run 1:
==> flow/design.v (excerpt) <==
module top(
	input clk,
	input rst,
	input valid,
	input dir,
	input signed [31:0] n,
	output [31:0] zeroCount,
	output signed [31:0] xOut
);
	reg signed [31:0] xReg;
	wire signed [31:0] xNext;
	always @(posedge clk or posedge rst)begin
		if(rst) xReg<=32'sd50;
		else if(valid) xReg<=xNext;
	end
	assign xOut=xReg;
	wire signed[31:0] signedN;
	assign signedN=dir? n: -n;
	wire signed [31:0] addOut;
	wire signed [31:0] modOut;
	wire signed [31:0] normOut;
	wire zeroHit;
	adder uAdd(.a(xReg), .b(signedN), .sum(addOut));
	modulo uMod(.in(addOut), .out(modOut));
	normalize uNorm(.in(modOut), .out(normOut));
	comparator uCmp(.in(normOut), .zero(zeroHit));
	assign xNext=normOut;
	counter uCnt(
		.clk(clk),
		.rst(rst),
		.inc(valid&zeroHit),
		.count(zeroCount)
	);
endmodule
Settings: LEC_CHECK=0, ABC_AREA=1, CAP_MARGIN=20, CORE_MARGIN=2, CORE_UTILIZATION=71, CTS_CLUSTER_DIAMETER=232, CTS_CLUSTER_SIZE=71, PLACE_DENSITY=0.6, SLEW_MARGIN=20; clock period 27.4 ns.
run.sh (not shown) runs the stock make flow with config.mk's settings and CLKGATE_MAP_FILE=.
Setup changes, run 1 to run 2
Settings: CTS_CLUSTER_SIZE now 39, was 71; ABC_AREA no longer set, was 1; PLACE_DENSITY no longer set, was 0.6; CORE_UTILIZATION now 72, was 71; CTS_CLUSTER_DIAMETER no longer set, was 232; the clock period (ns, I/O delays scaled along) now 15.5, was 27.4.
Findings:
Run 2 never completed, since it errored out during detailed placement.
Run 2 vs. run 1: die height has increased; number of nets at floorplan has decreased; sequential-to-total area share from yosys stat has decreased; placeable core area has increased; compound-cell area share of the yosys netlist has increased.
## Diff of input files: run 3 against run 2
Settings: putting HOLD_SLACK_MARGIN at 0.3 where nothing was set; swapping 39 for 38 in CTS_CLUSTER_SIZE; swapping 72 for 66 in CORE_UTILIZATION; swapping 15.5 for 22.7 in the clock period (ns, I/O delays scaled along).
Status for run 3 and run 2: no clean run. Status(run 2) = ERROR, stage = detailed placement. Standard-cell row count (run 3 over run 2): increase, about 4%. Between run 3 and run 2, the difference in post-synthesis area per instance is negligible. Summary of run 3 over run 2: starting utilization of the core area went down by 5.8 points, die size went up by 8.8%. Any difference in total of flip-flops plus latches after synthesis between run 3 and run 2 is small enough to ignore.

---

Starting RTL as in the previous note.
clock: 34.0 ns
lec_check: 0
abc_area: 0
cap_margin: 20
cell_pad_in_sites_global_placement: 1
core_aspect_ratio: 0.5
core_margin: 2
core_utilization: 40
cts_cluster_diameter: 77
setup_slack_margin: -1.18
slew_margin: 20
The starting point completed with no timing, DRC or antenna violations.
Change:
==> flow/config.mk (replaced) <==
export PLATFORM = sky130hd
export DESIGN_NAME = top
export DESIGN_NICKNAME = top
export VERILOG_FILES = /design/flow/design.v
export SDC_FILE = /design/flow/constraint.sdc
export NUM_CORES = 4
export LEC_CHECK = 0
export CAP_MARGIN = 20
export CORE_MARGIN = 2
export CORE_UTILIZATION = 59
export CTS_CLUSTER_SIZE = 100
export SETUP_SLACK_MARGIN = -2.0
export SLEW_MARGIN = 20
Via count is higher by 2.5%; non-clock buffer count went down by 1; die size falls by 32%; global-route usage is higher by 8.1 points; hold slack improves by 0.0077 ns; wire length decreases by 8.4%; critical path depth fell by 1; design area fell by 1.7%.
Change:
--- a/flow/config.mk
+++ b/flow/config.mk
@@ -8,6 +8,4 @@
 export CAP_MARGIN = 20
 export CORE_MARGIN = 2
-export CORE_UTILIZATION = 59
-export CTS_CLUSTER_SIZE = 100
-export SETUP_SLACK_MARGIN = -2.0
+export CORE_UTILIZATION = 40
 export SLEW_MARGIN = 20
Outcome: The new run ran to the end with no violations; critical path depth decreases by 1; non-clock buffer count came out higher by 4; via count falls slightly; global-route usage fell by 8.7 points; worst hold slack is about the same.
Change:
--- a/flow/config.mk
+++ b/flow/config.mk
@@ -6,6 +6,12 @@
 export NUM_CORES = 4
 export LEC_CHECK = 0
+export ABC_AREA = 0
 export CAP_MARGIN = 20
+export CELL_PAD_IN_SITES_GLOBAL_PLACEMENT = 0
+export CORE_ASPECT_RATIO = 0.5
 export CORE_MARGIN = 2
-export CORE_UTILIZATION = 40
+export CORE_UTILIZATION = 62
+export CTS_CLUSTER_DIAMETER = 77
+export CTS_CLUSTER_SIZE = 98
+export SETUP_SLACK_MARGIN = -1.18
 export SLEW_MARGIN = 20
The changed run completed with no timing, DRC or antenna violations.
Sequential share of layout area went up by 0.21 points.
Final area is lower by about 2%.
Via count grows by about 3%.
Critical path depth came out lower by 1.
Routed wire length shrinks by 0.43%.
Global-route usage went up by 12 points.
Synthesized cell count is unchanged.

---

Starting RTL as in the previous note.
clock: 19.3 ns
lec_check: 0
abc_area: 1
cap_margin: 20
core_margin: 2
core_utilization: 72
cts_cluster_diameter: 229
max_routing_layer: met4
place_density_lb_addon: 0.2
slew_margin: 20
tns_end_percent: 5
The first run did not get past clock tree synthesis (4_1_cts) on DPL-0033.
Rerun with:
Settings changed: CORE_UTILIZATION 72 to 48, CTS_CLUSTER_DIAMETER 229 to default, GPL_TIMING_DRIVEN from default to 0, HOLD_SLACK_MARGIN from default to 0.29, PLACE_DENSITY_LB_ADDON 0.2 to default, TNS_END_PERCENT 5 to default.
Clock period 19.3 ns to 34.0 ns, I/O delays scaled along.
What happened: This time the run completed without violations. Area after synthesis is unchanged. Die area goes up by about 50%. Synthesized cell count is unchanged.
Rerun with:
Settings changed: ABC_AREA 1 to default, CAP_MARGIN 20 to 10, CORE_ASPECT_RATIO from default to 0.73, CORE_MARGIN 2 to 5, CORE_UTILIZATION 48 to 21, CTS_CLUSTER_DIAMETER from default to 179, HOLD_SLACK_MARGIN 0.29 to -0.05, MIN_ROUTING_LAYER from default to met2, PLACE_DENSITY_LB_ADDON from default to 0.23, TNS_END_PERCENT from default to 5.
Outcome: Core utilization shrinks by 30 points; first-iteration DRC count grows to 4.6 times its value; design area rose by 8.6%; worst hold slack degrades by 0.029 ns.
